==> inputs of ember <==
## fpm
module fpm(
    input [32:1] a,
    input [32:1] b,
    input clk,
    input rst,
    input in_valid,
    output  [32:1] c,
    output out_valid
    );
wire [33:1] w_MAN_a,w_MAN_a2;         
wire [33:1] w_MAN_b,w_MAN_b2;         
wire [8:1] exp_a,exp_b,exp_a2,exp_b2;        
wire [32:1] a1,b1,a2,b2,a3,b3;      
wire sign_a,sign_b,sign_a2,sign_b2;          
reg sign_c;
wire sign_c3;                                
reg [9:1] r_EXP_c;
wire [9:1] w_EXP_c3;                         
wire [9:1] w_EXP_cs;
wire [9:1] w_EXP_cs2;
wire [65:1] w_MAN_c;                         
wire [65:1] w_MAN_cs;
assign w_MAN_a[33]=1'b0;
assign w_MAN_b[33]=1'b0;
reg [19:1] r_VALID;
always@(posedge clk)
    if (!rst)
        r_VALID <= 0;
    else
        r_VALID <= {r_VALID[18:1],in_valid};
assign out_valid=r_VALID[19];
dff_lvl_p1 p1(a,b,rst,clk,a1,b1);
getval m0(a1,b1,w_MAN_a[32:1],w_MAN_b[32:1],exp_a,exp_b,sign_a,sign_b);           
  ...
Settings: LEC_CHECK=0, ABC_AREA=0, CAP_MARGIN=5, CELL_PAD_IN_SITES_DETAIL_PLACEMENT=1, CORE_ASPECT_RATIO=1.92, CORE_MARGIN=8, CORE_UTILIZATION=35, CTS_CLUSTER_SIZE=93, GPL_ROUTABILITY_DRIVEN=1, GPL_TIMING_DRIVEN=1, HOLD_SLACK_MARGIN=0.08, SLEW_MARGIN=0, TNS_END_PERCENT=55; clock period 6.36 ns.
run.sh (not shown) runs the stock make flow with config.mk's settings and CLKGATE_MAP_FILE=.
==> zinc: changes against ember <==
==> flow/config.mk (replaced) <==
export PLATFORM = sky130hd
export DESIGN_NAME = fpm
export DESIGN_NICKNAME = fpm
export VERILOG_FILES = /design/flow/design.v
export SDC_FILE = /design/flow/constraint.sdc
export NUM_CORES = 4
export LEC_CHECK = 0
export CAP_MARGIN = 20
export CORE_MARGIN = 2
export CORE_UTILIZATION = 35
export SLEW_MARGIN = 20
==> flow/constraint.sdc (replaced) <==
create_clock -name core_clock -period 4.8 [get_ports {clk}]
set_input_delay 0.9600 -clock core_clock [delete_from_list [all_inputs] [get_ports {clk}]]
set_output_delay 0.9600 -clock core_clock [all_outputs]
set_load 0.01 [all_outputs]
==> willow: changes against ember <==
==> flow/config.mk (replaced) <==
export PLATFORM = sky130hd
export DESIGN_NAME = fpm
export DESIGN_NICKNAME = fpm
export VERILOG_FILES = /design/flow/design.v
export SDC_FILE = /design/flow/constraint.sdc
export NUM_CORES = 4
export LEC_CHECK = 0
export CAP_MARGIN = 20
export CORE_MARGIN = 2
export CORE_UTILIZATION = 58
export CTS_CLUSTER_DIAMETER = 209
export SETUP_SLACK_MARGIN = -0.35
export SLEW_MARGIN = 20
==> flow/constraint.sdc (replaced) <==
create_clock -name core_clock -period 3.69 [get_ports {clk}]
set_input_delay 0.7380 -clock core_clock [delete_from_list [all_inputs] [get_ports {clk}]]
set_output_delay 0.7380 -clock core_clock [all_outputs]
set_load 0.01 [all_outputs]
==> impl_metrics.yaml <==
# physical design summary
worst_hold_path:
  min_to: "m1.m6.comb1[40]"
  min_path_cells: 1
run_status:
  status: "finished clean"
sta:
  whs_ns: 0.3925
detailed_routing:
  drt_iter0_drc: 4730
layout:
  final_area_um2: 177600
  fin_util_pct: 40.27
setup_path:
  crit_path_end: "c[13]"
die:
  n_tap_cell: 5904
global_routing:
  use_met1_pct: 17.75
  use_met3_pct: 1.795
  grt_max_degree: 322
placed_design:
  placed_area_um2: 161600
The numbers above come from zinc.

==> impl_metrics.yaml <==
# physical design summary
run_status:
  status: "finished clean"
layout:
  num-nonclk-buffers: 151
  final-nonclk-buf-share_pct: 0.9225
  nClkBuffers: 593
  final_area_um2: 176000
sta:
  final.setup.worst_slack_ns: 1.268
  whs_ns: 0.3755
  setup_viol_count_final: 0
worst_hold_path:
  min_path_cells: 1
detailed_routing:
  drt_iter0_drc: 3379
global_routing:
  grt_max_degree: 314
  use_met3_pct: 1.756
die:
  n_tap_cell: 5780
placed_design:
  place_congestion: 0.7950
  placed_area_um2: 161300
pwr:
  p_clk_uw: 26800
yosys:
  ys_sh_adder_pct: 7.958
  ys_chip_area_um2: 155000
setup_path:
  crit_path_end: "c[19]"
The numbers above come from ember.

==> impl_metrics.yaml <==
# physical design summary
placed_design:
  placed_area_um2: 159000
global_routing:
  grt_max_degree: 307
  use_met3_pct: 2.552
die:
  n_tap_cell: 3533
run_status:
  so_faults: "setup timing"
  status: "finished with violations"
sta:
  whs_ns: 0.3713
  setup_viol_count_final: 27
  final.setup.worst_slack_ns: -0.1948
layout:
  fin_util_pct: 65.89
  final_area_um2: 175000
detailed_routing:
  drt_iter0_drc: 4325
The numbers above come from willow.

Power figures rest on the tool's default switching activity, not on a simulated workload.
